==> pepper: inputs <==
Design multiplier, start of the top module:
module multiplier (
    output Ready,
    output Valid,
    output [31:0] R,
    input [15:0] X,
    input [15:0] Y,
    input Clk,
    input Rst
);
make LEC_CHECK=0 ABC_AREA=0 CAP_MARGIN=20 CELL_PAD_IN_SITES_DETAIL_PLACEMENT=0 CORE_MARGIN=2 CORE_UTILIZATION=50 CTS_CLUSTER_DIAMETER=119 GPL_ROUTABILITY_DRIVEN=0 HOLD_SLACK_MARGIN=0.24 MAX_ROUTING_LAYER=met4 PLACE_DENSITY_LB_ADDON=0.0 SETUP_SLACK_MARGIN=2.99 SLEW_MARGIN=30 TNS_END_PERCENT=85 finish   # period 15.0 ns
run.sh (not shown) runs the stock make flow with config.mk's settings and CLKGATE_MAP_FILE=.
==> inputs of lagoon, as changes to pepper <==
==> flow/config.mk (replaced) <==
export PLATFORM = sky130hd
export DESIGN_NAME = multiplier
export DESIGN_NICKNAME = multiplier
export VERILOG_FILES = /design/flow/design.v
export SDC_FILE = /design/flow/constraint.sdc
export NUM_CORES = 4
export LEC_CHECK = 0
export ABC_AREA = 0
export CAP_MARGIN = 15
export CELL_PAD_IN_SITES_DETAIL_PLACEMENT = 1
export CELL_PAD_IN_SITES_GLOBAL_PLACEMENT = 0
export CORE_MARGIN = 4
export CORE_UTILIZATION = 70
export CTS_CLUSTER_DIAMETER = 234
export GPL_ROUTABILITY_DRIVEN = 1
export GPL_TIMING_DRIVEN = 0
export HOLD_SLACK_MARGIN = 0.09
export MAX_ROUTING_LAYER = met4
export PLACE_DENSITY_LB_ADDON = 0.1
export SETUP_SLACK_MARGIN = 2.99
export SLEW_MARGIN = 35
export TNS_END_PERCENT = 85
==> inputs of onyx, as changes to pepper <==
--- a/flow/config.mk
+++ b/flow/config.mk
@@ -9,12 +9,12 @@
 export CAP_MARGIN = 20
 export CELL_PAD_IN_SITES_DETAIL_PLACEMENT = 0
 export CORE_MARGIN = 2
-export CORE_UTILIZATION = 50
+export CORE_UTILIZATION = 58
 export CTS_CLUSTER_DIAMETER = 119
 export GPL_ROUTABILITY_DRIVEN = 0
 export HOLD_SLACK_MARGIN = 0.24
 export MAX_ROUTING_LAYER = met4
 export PLACE_DENSITY_LB_ADDON = 0.0
-export SETUP_SLACK_MARGIN = 2.99
+export SETUP_SLACK_MARGIN = -0.42
 export SLEW_MARGIN = 30
 export TNS_END_PERCENT = 85
==> flow/constraint.sdc (replaced) <==
create_clock -name core_clock -period 9.63 [get_ports {Clk}]
set_input_delay 1.9260 -clock core_clock [delete_from_list [all_inputs] [get_ports {Clk}]]
set_output_delay 1.9260 -clock core_clock [all_outputs]
set_load 0.01 [all_outputs]
==> inputs of fjord, as changes to pepper <==
--- a/flow/config.mk
+++ b/flow/config.mk
@@ -9,12 +9,13 @@
 export CAP_MARGIN = 20
 export CELL_PAD_IN_SITES_DETAIL_PLACEMENT = 0
 export CORE_MARGIN = 2
-export CORE_UTILIZATION = 50
-export CTS_CLUSTER_DIAMETER = 119
+export CORE_UTILIZATION = 72
+export CTS_CLUSTER_DIAMETER = 348
+export CTS_CLUSTER_SIZE = 59
 export GPL_ROUTABILITY_DRIVEN = 0
-export HOLD_SLACK_MARGIN = 0.24
+export HOLD_SLACK_MARGIN = -0.1
 export MAX_ROUTING_LAYER = met4
 export PLACE_DENSITY_LB_ADDON = 0.0
-export SETUP_SLACK_MARGIN = 2.99
+export SETUP_SLACK_MARGIN = 2.62
 export SLEW_MARGIN = 30
 export TNS_END_PERCENT = 85
==> comparison table <==
metric                                                                   pepper                             lagoon                      fjord                        onyx
Non-clock buffer count                                                      191                                  -                          -                         425
Number of rows created at floorplan                                          55                                 46                         45                          51
Final worst setup slack                                                 2.07 ns                                  -                          -                    -2.44 ns
Post-placement worst setup slack                                       0.471 ns                                  -                   0.197 ns                    -3.05 ns
Reg2Reg Depth                                                                 6                                  -                          -                           5
Drt first-iter violations                                                  2015                                  -                          -                        2371
Number of max-capacitance violations reported                                 0                                  -                          -                           0
Setup slack, reg-to-reg                                                12.19 ns                                  -                          -                     6.92 ns
Buf/Inv on CP                                                                 9                                  -                          -                           5
Seq area share                                                           0.0585                                  -                          -                      0.0515
Number of buffers inserted during clock tree synthesis                        5                                  -                          5                           5
Detailed-route wire length                                             46400 µm                                  -                          -                    49100 µm
Run status                                              complete, no violations          aborted with a tool error  aborted with a tool error  complete, but fails checks
Failing step                                                                  -  detailed placement (3_5_place_dp)   global routing (5_1_grt)                           -
Layout check failures                                                         -                                  -                          -                setup timing
Post-CTS Hold Fix Bufs                                                        0                                  -                          0                           0
